## alpha
==> flow/design.v <==
`timescale 1ns/10ps
module mm_gcd (
    clock,
    reset,
    a,
    b,
    c,
    start,
    finished
);
input clock;
input reset;
input [31:0] a;
input [31:0] b;
output [31:0] c;
reg [31:0] c;
input start;
output finished;
reg finished;
reg [31:0] y;
reg [31:0] x;
always @(posedge clock) begin: MM_GCD_RTL
    if (reset == 0) begin
        y <= 0;
        x <= 0;
        finished <= 1;
        c <= 0;
    end
    else begin
        if (start) begin
            finished <= 1'b0;
            x <= a;
            y <= b;
        end
        else begin
            if ((y == 0)) begin
                finished <= 1'b1;
                c <= x;
            end
            else if ((x > y)) begin
                x <= (x - y);
            end
            else begin
                y <= (y - x);
            end
        end
    end
end
endmodule
Settings: LEC_CHECK=0, ABC_AREA=1, CAP_MARGIN=20, CORE_MARGIN=2, CORE_UTILIZATION=72, CTS_CLUSTER_DIAMETER=109, PLACE_DENSITY_LB_ADDON=0.0, SETUP_SLACK_MARGIN=0.24, SLEW_MARGIN=20; clock period 1.03 ns.
run.sh (not shown) runs the stock make flow with config.mk's settings and CLKGATE_MAP_FILE=.
alpha never completed, since it errored out during detailed placement.
--- input diff alpha..beta ---
- a deleted PLACE_DENSITY_LB_ADDON that had been 0.0
- a deleted CTS_CLUSTER_DIAMETER that had been 109
- a deleted ABC_AREA that had been 1
- a change of CORE_UTILIZATION from 72 to 65
- a deleted SETUP_SLACK_MARGIN that had been 0.24
- a change of the clock period (ns, I/O delays scaled along) from 1.03 to 3.78
The flow ran to completion for all of alpha and beta but alpha, which stopped partway.
Core outline area went down slightly going from alpha to beta.
Part of the Yosys area used for sequential elements, alpha and beta, higher one = beta.
Summary of beta over alpha: area after synthesis saw a decrease; die size moved down; number of different library cells in the post-synthesis netlist picked up an extra 44; simple-gate area share of the yosys netlist shrank by 21 points.
Compared to alpha, beta has mean post-synth cell area about 34% higher.
Parity-gate share of the synthesized area counting xor and xnor cells was lower in alpha than in beta.
The number of standard cells after synthesis number comes out higher for alpha vs beta.
Looking at yosys stat chip area, beta sits 12% lower than alpha does.
The following lists how gamma was set up differently from beta:
- swapping 65 for 58 in CORE_UTILIZATION
- putting SETUP_SLACK_MARGIN at 1.03 where nothing was set
- swapping 3.78 for 3.6 in the clock period (ns, I/O delays scaled along)
Findings:
From beta to gamma the numbers moved as follows: final cell count without fillers +11%, met3 layer usage reported by global route +5.3 points, post-route fraction of the period consumed by the critical path +1.3 points, critical path buffer and inverter count +3. gamma -> beta: number of flip-flops and latches flat. Of gamma and beta, it is gamma that has the lower share of the final layout cell area in multi-input gates. Area of the die (gamma / beta): 1.12.
Changes in delta relative to gamma:
- changing CORE_UTILIZATION from 58 to 66
- changing SETUP_SLACK_MARGIN from 1.03 to -0.23
- changing the clock period (ns, I/O delays scaled along) from 3.6 to 3.18
==> comparison <==
Every stage of delta finished as expected; the final checks, on the other hand, flagged setup timing, which means the layout fails.
Taking gamma as the reference, in delta final worst-path cycle share moved up, final core utilization moved down, data arrival time of the critical path level.
On delta: number of cells on the critical path is 2 lower than what gamma gave.
[compare] base=gamma new=delta: number of cells traversed by the worst hold path level; routed wire length moved down.
Delta (delta minus gamma): detailed placer's ending HPWL rose by 0.83%; cell area fell by 18%; non-clock buffer instance count of the final layout fell by about 24%.
Adder-cell area share of the yosys netlist came out exactly the same in gamma and delta.
> inputs changed (delta -> epsilon)
- SETUP_SLACK_MARGIN no longer set, was -0.23
- ABC_AREA now 1, previously not set
- CORE_UTILIZATION now 56, was 66
- the clock period (ns, I/O delays scaled along) now 5.0, was 3.18
### Flow results
Compared to delta, epsilon shows a wider setup margin. Measured against each other, delta and epsilon differ in area growth from synthesis to layout, the higher figure coming from delta. Wire: epsilon routes more than delta. Higher utilization goes to delta over epsilon. Looking at cell with the largest stage delay on the worst path, the sky130_fd_sc_hd__nand2_4 result is from epsilon; the sky130_fd_sc_hd__a311o_1 one comes from delta. Summary across delta and epsilon: the single failing run is delta.

RTL: the design.v shown in full above, as it stands there.
clock: 5.0 ns
lec_check: 0
cap_margin: 35
core_aspect_ratio: 0.5
core_margin: 8
core_utilization: 40
cts_cluster_diameter: 296
cts_cluster_size: 98
hold_slack_margin: -0.09
max_routing_layer: met4
place_density: 0.39
slew_margin: 20
tns_end_percent: 5
==> next run, changes <==
CAP_MARGIN = 20   (was 35)
CORE_ASPECT_RATIO = not set   (was 0.5)
CORE_UTILIZATION = 68   (was 40)
TNS_END_PERCENT = 35   (was 5)
The changed run passed the timing, design-rule and antenna checks.
Routed wire length falls by roughly a tenth.
Via count rose by a few percent.
Synthesized cell count is unchanged.
Sequential cell count is unchanged.
==> next run, changes <==
CORE_MARGIN = 2   (was 8)
CORE_UTILIZATION = 40   (was 68)
CTS_CLUSTER_DIAMETER = 81   (was 296)
CTS_CLUSTER_SIZE = 10   (was 98)
HOLD_SLACK_MARGIN = not set   (was -0.09)
MAX_ROUTING_LAYER = not set   (was met4)
PLACE_DENSITY = 0.41   (was 0.39)
TNS_END_PERCENT = not set   (was 35)
Result: Synthesized area is unchanged. Global-route usage came out lower by 7.0 points. Final cell count rises by about 8%. Via count is lower by about 6%. Wire length rises by 10%. Final area rose by about 2.5%. Hold slack is worse by 0.0034 ns. Non-clock buffer count came out higher by 1.
==> next run, changes <==
ABC_AREA = 1   (was not set)
CELL_PAD_IN_SITES_DETAIL_PLACEMENT = 2   (was not set)
CELL_PAD_IN_SITES_GLOBAL_PLACEMENT = 1   (was not set)
CORE_UTILIZATION = 56   (was 40)
CTS_CLUSTER_DIAMETER = 376   (was 81)
CTS_CLUSTER_SIZE = 71   (was 10)
GPL_TIMING_DRIVEN = 0   (was not set)
HOLD_SLACK_MARGIN = 0.12   (was not set)
MIN_ROUTING_LAYER = met2   (was not set)
PLACE_DENSITY = not set   (was 0.41)
PLACE_DENSITY_LB_ADDON = 0.18   (was not set)
What happened:
- The changed run aborted during global placement (3_3_place_gp) on FLW-0024
- die area drops by 19%
- area after synthesis climbs by 13%
- synthesized cell count climbs by 51%
==> next run, changes <==
ABC_AREA = not set   (was 1)
CELL_PAD_IN_SITES_DETAIL_PLACEMENT = not set   (was 2)
CELL_PAD_IN_SITES_GLOBAL_PLACEMENT = not set   (was 1)
CORE_UTILIZATION = 40   (was 56)
CTS_CLUSTER_DIAMETER = 186   (was 376)
CTS_CLUSTER_SIZE = 100   (was 71)
GPL_TIMING_DRIVEN = not set   (was 0)
HOLD_SLACK_MARGIN = not set   (was 0.12)
MIN_ROUTING_LAYER = not set   (was met2)
PLACE_DENSITY_LB_ADDON = not set   (was 0.18)
TNS_END_PERCENT = 10   (was not set)
Outcome: This time the run completed without violations; die area went up by about 23%; area after synthesis drops by 12%; synthesized cell count decreases by 34%.
==> next run, changes <==
CAP_MARGIN = 35   (was 20)
CORE_MARGIN = 8   (was 2)
CORE_UTILIZATION = 68   (was 40)
CTS_CLUSTER_DIAMETER = 296   (was 186)
CTS_CLUSTER_SIZE = 98   (was 100)
HOLD_SLACK_MARGIN = -0.09   (was not set)
MAX_ROUTING_LAYER = met4   (was not set)
PLACE_DENSITY = 0.36   (was not set)
TNS_END_PERCENT = 35   (was 10)
Outcome: Global-route usage rises by 8.4 points; via count goes up by 5.7%; wire length drops by 4.3%; synthesized cell count is unchanged; die size shrinks by 26%; worst setup slack gets better by 0.045 ns.

## run 1
// mm_gcd: RTL as listed in full above, without the edits since
make LEC_CHECK=0 ABC_AREA=1 CAP_MARGIN=10 CELL_PAD_IN_SITES_DETAIL_PLACEMENT=2 CELL_PAD_IN_SITES_GLOBAL_PLACEMENT=1 CORE_MARGIN=2 CORE_UTILIZATION=56 CTS_CLUSTER_DIAMETER=376 CTS_CLUSTER_SIZE=71 GPL_ROUTABILITY_DRIVEN=0 GPL_TIMING_DRIVEN=1 HOLD_SLACK_MARGIN=0.12 MIN_ROUTING_LAYER=met1 PLACE_DENSITY_LB_ADDON=0.18 SLEW_MARGIN=40 finish   # period 2.22 ns
Run 1 did not run to completion, as it errored out during global placement.
[inputs] run 2 vs run 1
- CORE_UTILIZATION now 70, was 56
- GPL_ROUTABILITY_DRIVEN no longer set, was 0
- MIN_ROUTING_LAYER no longer set, was met1
- GPL_TIMING_DRIVEN no longer set, was 1
- SETUP_SLACK_MARGIN now -0.24, previously not set
- CTS_CLUSTER_DIAMETER no longer set, was 376
- CAP_MARGIN now 20, was 10
- CTS_CLUSTER_SIZE now 72, was 71
- CELL_PAD_IN_SITES_DETAIL_PLACEMENT no longer set, was 2
- CELL_PAD_IN_SITES_GLOBAL_PLACEMENT no longer set, was 1
- SLEW_MARGIN now 20, was 40
- HOLD_SLACK_MARGIN no longer set, was 0.12
- PLACE_DENSITY_LB_ADDON no longer set, was 0.18
- the clock period (ns, I/O delays scaled along) now 3.25, was 2.22
Results
- Run 2 finished all stages; the layout is clean.
- Adder and majority cell fraction of the synthesized area: run 2 vs run 1 identical
- In the metrics for run 1 and run 2, the one carrying the higher core utilization at floorplan is run 2.
- For synthesized-area fraction occupied by xor and xnor cells, run 2 and run 1 come out practically identical.
- Re yosys-reported design area after synthesis: no difference whatsoever between run 2 and run 1.
- On chip width, the lower figure sits with run 2, not run 1.
- Run 2 against run 1: area after synthesis closely matched the old numbers; simple-gate share of the synthesized area closely matched the old numbers; number of primary I/O pins closely matched the old numbers.
- Between run 1 and run 2, row count is higher for run 1, run 2 comes in under that.
- Comparing run 1 against run 2, there is no change at all in compound-gate portion of the synthesized area.
- Compared with run 1, run 2 shows area enclosed by the die boundary that has gone down by more than 10%.
> inputs changed (run 2 -> run 3)
- removing CTS_CLUSTER_SIZE (formerly 72)
- removing ABC_AREA (formerly 1)
- changing the clock period (ns, I/O delays scaled along) from 3.25 to 3.42
Notes after the runs:
- Routed wire length (run 3 over run 2): decrease, about 10%
- Summary of run 3 over run 2: smallest setup slack after layout fell 0.20 ns; design area lost 9.5%; post-route met1 wirelength went down 1900 um.

Starts from the design.v that is shown in full above.
make LEC_CHECK=0 ABC_AREA=1 CAP_MARGIN=0 CORE_ASPECT_RATIO=0.94 CORE_MARGIN=2 CORE_UTILIZATION=72 CTS_CLUSTER_DIAMETER=169 CTS_CLUSTER_SIZE=79 GPL_TIMING_DRIVEN=1 MAX_ROUTING_LAYER=met4 MIN_ROUTING_LAYER=met1 PLACE_DENSITY=0.61 SETUP_SLACK_MARGIN=0.7 SLEW_MARGIN=20 TNS_END_PERCENT=40 finish   # period 2.41 ns
The first run never finished: it broke off in clock tree synthesis (4_1_cts) (DPL-0033).
Edit:
- ABC_AREA: 1 -> unset
- CAP_MARGIN: 0 -> 20
- CORE_ASPECT_RATIO: 0.94 -> unset
- CORE_UTILIZATION: 72 -> 40
- CTS_CLUSTER_DIAMETER: 169 -> unset
- CTS_CLUSTER_SIZE: 79 -> unset
- GPL_TIMING_DRIVEN: 1 -> unset
- MAX_ROUTING_LAYER: met4 -> unset
- MIN_ROUTING_LAYER: met1 -> unset
- PLACE_DENSITY: 0.61 -> unset
- SETUP_SLACK_MARGIN: 0.7 -> unset
- TNS_END_PERCENT: 40 -> unset
- clock period: 2.41 -> 3.8 ns (I/O delays scaled with it)
Outcome:
- With this change the flow produced a clean layout
- die size is higher by 57%
- synthesized cell count is lower by about 34%
- area after synthesis is lower by 12%
Edit:
- CAP_MARGIN: 20 -> 40
- CORE_ASPECT_RATIO: unset -> 0.5
- TNS_END_PERCENT: unset -> 10
- clock period: 3.8 -> 5.0 ns (I/O delays scaled with it)
After rerunning: Worst setup slack gets better by 0.55 ns. Critical path depth goes down by 2. Clock-buffer cell count is unchanged. Cell area goes down by 1.4%. Fmax goes down by about 16%. Cell count is about the same. Non-clock buffer count goes down by 23.
Edit:
- CAP_MARGIN: 40 -> 35
- CORE_ASPECT_RATIO: 0.5 -> unset
- CORE_MARGIN: 2 -> 8
- CORE_UTILIZATION: 40 -> 68
- CTS_CLUSTER_DIAMETER: unset -> 296
- CTS_CLUSTER_SIZE: unset -> 98
- HOLD_SLACK_MARGIN: unset -> -0.09
- MAX_ROUTING_LAYER: unset -> met4
- PLACE_DENSITY: unset -> 0.36
- TNS_END_PERCENT: 10 -> 15
The new run finished with timing, DRC and antenna clean.
Final cell count came out lower by roughly a tenth.
Sequential cell count stays the same.
Edit:
- CAP_MARGIN: 35 -> 20
- CORE_MARGIN: 8 -> 2
- CTS_CLUSTER_DIAMETER: 296 -> 59
- CTS_CLUSTER_SIZE: 98 -> unset
- HOLD_SLACK_MARGIN: -0.09 -> unset
- MAX_ROUTING_LAYER: met4 -> unset
- PLACE_DENSITY: 0.36 -> unset
- TNS_END_PERCENT: 15 -> unset
- clock period: 5.0 -> 3.04 ns (I/O delays scaled with it)
Result: Now the flow died in global routing (5_1_grt). Area after synthesis does not change. Die size came out lower by 19%. Synthesized cell count is unchanged.
Edit:
- CORE_UTILIZATION: 68 -> 57
- CTS_CLUSTER_DIAMETER: 59 -> unset
- clock period: 3.04 -> 3.8 ns (I/O delays scaled with it)
Result: With this change the flow completed with no timing, DRC or antenna violations; die size increases by 19%; synthesized cell count stays the same; synthesized area stays the same.

Setup of maple:
RTL: the design.v shown in full above, as it stands there.
export LEC_CHECK = 0
export ABC_AREA = 1
export CAP_MARGIN = 20
export CELL_PAD_IN_SITES_GLOBAL_PLACEMENT = 1
export CORE_ASPECT_RATIO = 0.79
export CORE_MARGIN = 3
export CORE_UTILIZATION = 26
export CTS_CLUSTER_SIZE = 30
export GPL_TIMING_DRIVEN = 0
export MAX_ROUTING_LAYER = met4
export MIN_ROUTING_LAYER = met1
export PLACE_DENSITY = 0.61
export SETUP_SLACK_MARGIN = -0.06
export SLEW_MARGIN = 15
export TNS_END_PERCENT = 65
create_clock -name core_clock -period 2.35 [get_ports {clock}]
Nothing crashed in maple and all stages finished; the problem is that the final layout failed, the offending checks being setup timing.
Setup changes, maple to quartz
==> flow/config.mk <==
export PLATFORM = sky130hd
export DESIGN_NAME = mm_gcd
export DESIGN_NICKNAME = mm_gcd
export VERILOG_FILES = /design/flow/design.v
export SDC_FILE = /design/flow/constraint.sdc
export NUM_CORES = 4
export LEC_CHECK = 0
export ABC_AREA = 1
export CAP_MARGIN = 15
export CELL_PAD_IN_SITES_GLOBAL_PLACEMENT = 2
export CORE_ASPECT_RATIO = 0.79
export CORE_MARGIN = 3
export CORE_UTILIZATION = 46
export CTS_CLUSTER_SIZE = 30
export GPL_ROUTABILITY_DRIVEN = 0
export GPL_TIMING_DRIVEN = 0
export MAX_ROUTING_LAYER = met5
export MIN_ROUTING_LAYER = met1
export PLACE_DENSITY = 0.61
export SETUP_SLACK_MARGIN = -0.06
export SLEW_MARGIN = 15
export TNS_END_PERCENT = 65
==> flow/constraint.sdc <==
create_clock -name core_clock -period 2.59 [get_ports {clock}]
set_input_delay 0.5180 -clock core_clock [delete_from_list [all_inputs] [get_ports {clock}]]
set_output_delay 0.5180 -clock core_clock [all_outputs]
set_load 0.01 [all_outputs]
Findings:
FAIL quartz @ 3_1_place_gp_skip_io: tool exited with error
Although maple finished all stages, its layout failed final checks on setup timing.
From quartz to maple, count of library flops with an enable pin did not move at all.
Area of the core delta (quartz − maple): favourable
Side by side, overall die width turned out lower in quartz than in maple.
Compared maple against quartz; distinct cell type count after synthesis within noise.
In quartz relative to maple, number of placement rows had gone down by more than a quarter.
Die: quartz smaller than maple
#### Input delta (xenon over quartz)
==> flow/config.mk <==
export PLATFORM = sky130hd
export DESIGN_NAME = mm_gcd
export DESIGN_NICKNAME = mm_gcd
export VERILOG_FILES = /design/flow/design.v
export SDC_FILE = /design/flow/constraint.sdc
export NUM_CORES = 4
export LEC_CHECK = 0
export ABC_AREA = 1
export CAP_MARGIN = 20
export CORE_MARGIN = 2
export CORE_UTILIZATION = 72
export PLACE_DENSITY_LB_ADDON = 0.0
export SLEW_MARGIN = 20
==> flow/constraint.sdc <==
create_clock -name core_clock -period 1.03 [get_ports {clock}]
set_input_delay 0.2060 -clock core_clock [delete_from_list [all_inputs] [get_ports {clock}]]
set_output_delay 0.2060 -clock core_clock [all_outputs]
set_load 0.01 [all_outputs]
[summary]
xenon and quartz: no clean run. 3_5_place_dp: xenon exited with error. Between quartz and xenon, initial cell density of the core increased. Diff quartz -> xenon: flop and latch count out of synthesis stayed essentially flat, y dimension of the die shows a reduction of 14 um. quartz → xenon: area fraction in and, or, nand and nor cells stayed essentially flat, post-synthesis adder-cell area fraction flat, core area now sits lower, synthesized instance count closely matched the old numbers, synthesized netlist net count now sits at about the same level. xenon ends up with a area of the die that is 7600 um2 lower than in quartz. Comparing quartz against xenon, there is no change at all in mean post-synth cell area. Row count, xenon and quartz: larger value in quartz.
For raven, these inputs were changed with respect to xenon:
-- flow/config.mk --
<<< xenon, line 10
export CORE_MARGIN = 2
export CORE_UTILIZATION = 72
export PLACE_DENSITY_LB_ADDON = 0.0
export SLEW_MARGIN = 20
>>> raven, line 10
export CORE_MARGIN = 2
export CORE_UTILIZATION = 72
export CTS_CLUSTER_SIZE = 99
export PLACE_DENSITY = 0.38
export SLEW_MARGIN = 20
export TNS_END_PERCENT = 10
==> flow/constraint.sdc <==
create_clock -name core_clock -period 2.49 [get_ports {clock}]
set_input_delay 0.4980 -clock core_clock [delete_from_list [all_inputs] [get_ports {clock}]]
set_output_delay 0.4980 -clock core_clock [all_outputs]
set_load 0.01 [all_outputs]
[summary]
- STATUS run=raven STAGES=ALL_DONE FINAL_CHECKS=FAILED CAUSE=setup timing
- xenon -> raven: count of library flops with an enable pin delta 0, exact match
- Compared xenon against raven; post-synthesis xor/xnor area fraction within noise.
- Routability congestion estimate from global placement was higher in the run labelled raven.
- raven -> xenon: cell area after technology mapping delta 0, exact match
- Yosys synthesis chip area came out exactly the same in raven and xenon.
- Delta (raven minus xenon): synthesized cell count held steady, net count after synthesis has remained practically unchanged, register area share after synthesis did not really move, fraction of the core area occupied by cells at floorplan essentially unchanged, number of top-level pins neither gained nor lost much.
- Diff xenon..raven | post-synthesis async set-or-reset flop share | unchanged
